// cordic_sin_cos
module cordic_sin_cos(clk,rst,target_angle,x_res,y_res);
 input clk,rst;   
 input signed [19:0] target_angle;    
 output reg signed [19:0] x_res;  
 output reg signed [19:0] y_res;  
 wire signed [19:0] x_res_comb;  
 wire signed [19:0] y_res_comb;  
 reg signed [19:0] x [9:0];   
 reg signed [19:0] y [9:0];   
 wire signed[19:0] arc_tan [8:0];   
 reg  signed[19:0] z[8:0];   
 reg  d[8:0];  
 wire signed [19:0] target_angle_conv;   
 wire [2:0] quadrant_loc;  
 assign arc_tan[0] = {{6{1'b0}},10'b0000101101,4'b0000};    
 assign arc_tan[1] = {{6{1'b0}},10'b0000011010,4'b1001};    
 assign arc_tan[2] = {{6{1'b0}},10'b0000001110,4'b0000};    
 assign arc_tan[3] = {{6{1'b0}},10'b0000000111,4'b0010};    
 assign arc_tan[4] = {{6{1'b0}},10'b0000000011,4'b1001};    
 assign arc_tan[5] = {{6{1'b0}},10'b0000000001,4'b1100};    
 assign arc_tan[6] = {{6{1'b0}},10'b0000000000,4'b1110};    
 assign arc_tan[7] = {{6{1'b0}},10'b0000000000,4'b0111};    
 assign arc_tan[8] = {{6{1'b0}},10'b0000000000,4'b0011};    
 get_conv_target_angle conv_angle(.target_angle(target_angle),.target_angle_conv(target_angle_conv),.quadrant_loc(quadrant_loc));
 output_mapping out_map(.x(x[9][19:0]),.y(y[9][19:0]),.quadrant_loc(quadrant_loc),.x_res(x_res_comb),.y_res(y_res_comb));
 always@(posedge clk)
  begin
    if (rst == 0)
       begin
         x_res [19:0]     <= 20'b0;
         y_res [19:0]     <= 20'b0;  
       end 
    else 
       begin
         x_res [19:0] <= x_res_comb;
         y_res [19:0] <= y_res_comb;
       end
  end
 always@(*)
   begin
      x[0] = 20'b00001001101101110001;  
      y[0] = 20'b00000000000000000000;  
      z[0] = target_angle_conv;  
      d[0] = (z[0][19] == 0) ? 1 : 0;   
   end
 always@(*)
   begin
     x[1] = (d[0] == 1) ? (x[0] - y[0]) : (x[0]+y[0]);
     y[1] = (d[0] == 1) ? (y[0] + x[0]) : (y[0]-x[0]);
     z[1] = (d[0] == 1) ? (z[0] - arc_tan[0]) : (z[0]+arc_tan[0]);
     d[1] = (z[1][19] == 0) ? 1 : 0;
     x[2] = (d[1] == 1) ? (x[1] - (y[1]>>>1)) : (x[1]+(y[1]>>>1));
     y[2] = (d[1] == 1) ? (y[1] + (x[1]>>>1)) : (y[1]-(x[1]>>>1));
     z[2] = (d[1] == 1) ? (z[1] - arc_tan[1]) : (z[1]+arc_tan[1]);
     d[2] = (z[2][19] == 0) ? 1 : 0;   
  ...
clock: 17.5 ns
lec_check: 0
abc_area: 1
cap_margin: 35
core_margin: 2
core_utilization: 68
cts_cluster_diameter: 383
cts_cluster_size: 18
setup_slack_margin: 4.62
slew_margin: 20
run.sh (not shown) runs the stock make flow with config.mk's settings and CLKGATE_MAP_FILE=.
The starting point ended with an error in detailed placement (3_5_place_dp) on DPL-0038.
==> next run, changes <==
Settings changed: ABC_AREA 1 to default, CAP_MARGIN 35 to 5, CORE_UTILIZATION 68 to 32, CTS_CLUSTER_DIAMETER 383 to default, CTS_CLUSTER_SIZE 18 to default, SETUP_SLACK_MARGIN 4.62 to default, TNS_END_PERCENT from default to 20.
Clock period 17.5 ns to 35.0 ns, I/O delays scaled along.
With this change the flow produced a clean layout.
Synthesized cell count came out lower by 13%.
Die size came out higher by 110%.
Area after synthesis came out lower by about 1.1%.
==> next run, changes <==
Settings changed: CAP_MARGIN 5 to 25, CORE_ASPECT_RATIO from default to 1.75, HOLD_SLACK_MARGIN from default to 0.3, SETUP_SLACK_MARGIN from default to -0.85, SLEW_MARGIN 20 to 10.
After rerunning: The new run finished with timing, DRC and antenna clean; worst setup slack degrades by 660 ps; via count rises by a few percent; hold slack improves by 25 ps; design area falls slightly; wire length rises by roughly a tenth; core utilization falls by 0.18 points; sequential share of layout area stays flat; global-route usage rises by 2.0 points; count of clock-buffer cells in the layout does not change; non-clock buffer count falls by 3; die area hardly moves.
==> next run, changes <==
Settings changed: CAP_MARGIN 25 to 20, CORE_ASPECT_RATIO 1.75 to default, CORE_UTILIZATION 32 to 40, HOLD_SLACK_MARGIN 0.3 to default, SETUP_SLACK_MARGIN -0.85 to default, SLEW_MARGIN 10 to 20, TNS_END_PERCENT 20 to default.
=>
- The new run completed without violations
- core utilization climbs by 8.7 points
- area after synthesis stays the same
- design area stays flat
- synthesized cell count stays the same
==> next run, changes <==
Settings changed: CAP_MARGIN 20 to 0, CELL_PAD_IN_SITES_DETAIL_PLACEMENT from default to 1, CELL_PAD_IN_SITES_GLOBAL_PLACEMENT from default to 1, CORE_MARGIN 2 to 7, CTS_CLUSTER_DIAMETER from default to 319, CTS_CLUSTER_SIZE from default to 67, GPL_ROUTABILITY_DRIVEN from default to 1, GPL_TIMING_DRIVEN from default to 0, SLEW_MARGIN 20 to 10.
Result:
- The changed run went through all stages and came out clean
- synthesized area does not change
- final area goes up by 3.1%
- global-route usage grows by 3.4 points
- sequential share of layout area is about the same
- routed wire length came out higher by 26%
- via count went up by 5.7%
- final cell count came out higher by 1.2%

* * *

cordic_sin_cos again, from the RTL that the note above started with.
==> flow/config.mk <==
export PLATFORM = sky130hd
export DESIGN_NAME = cordic_sin_cos
export DESIGN_NICKNAME = cordic_sin_cos
export VERILOG_FILES = /design/flow/design.v
export SDC_FILE = /design/flow/constraint.sdc
export NUM_CORES = 4
export LEC_CHECK = 0
export CAP_MARGIN = 35
export CORE_MARGIN = 2
export CORE_UTILIZATION = 72
export CTS_CLUSTER_SIZE = 18
export HOLD_SLACK_MARGIN = 0.28
export PLACE_DENSITY_LB_ADDON = 0.25
export SLEW_MARGIN = 20
==> flow/constraint.sdc <==
create_clock -name core_clock -period 17.5 [get_ports {clk}]
set_input_delay 3.5000 -clock core_clock [delete_from_list [all_inputs] [get_ports {clk}]]
set_output_delay 3.5000 -clock core_clock [all_outputs]
set_load 0.01 [all_outputs]
The first run did not get past detailed placement (3_5_place_dp).
Change:
- ABC_AREA: not set -> 1
- CAP_MARGIN: 35 -> 20
- CTS_CLUSTER_DIAMETER: not set -> 240
- CTS_CLUSTER_SIZE: 18 -> 97
- HOLD_SLACK_MARGIN: 0.28 -> not set
- PLACE_DENSITY_LB_ADDON: 0.25 -> not set
- clock period: 17.5 -> 41.1 ns (I/O delays scaled with it)
=>
- The changed run passed the timing, DRC and antenna checks
- die area rose slightly
- synthesized cell count rose by about a fifth
- area after synthesis rose slightly
Change:
- ABC_AREA: 1 -> not set
- CORE_UTILIZATION: 72 -> 64
- CTS_CLUSTER_DIAMETER: 240 -> not set
- CTS_CLUSTER_SIZE: 97 -> not set
- clock period: 41.1 -> 17.5 ns (I/O delays scaled with it)
After rerunning: The changed run died in detailed placement (3_5_place_dp) on DPL-0033; synthesized area falls by about 1.1%; die area rises by 11%; synthesized cell count drops by 13%.
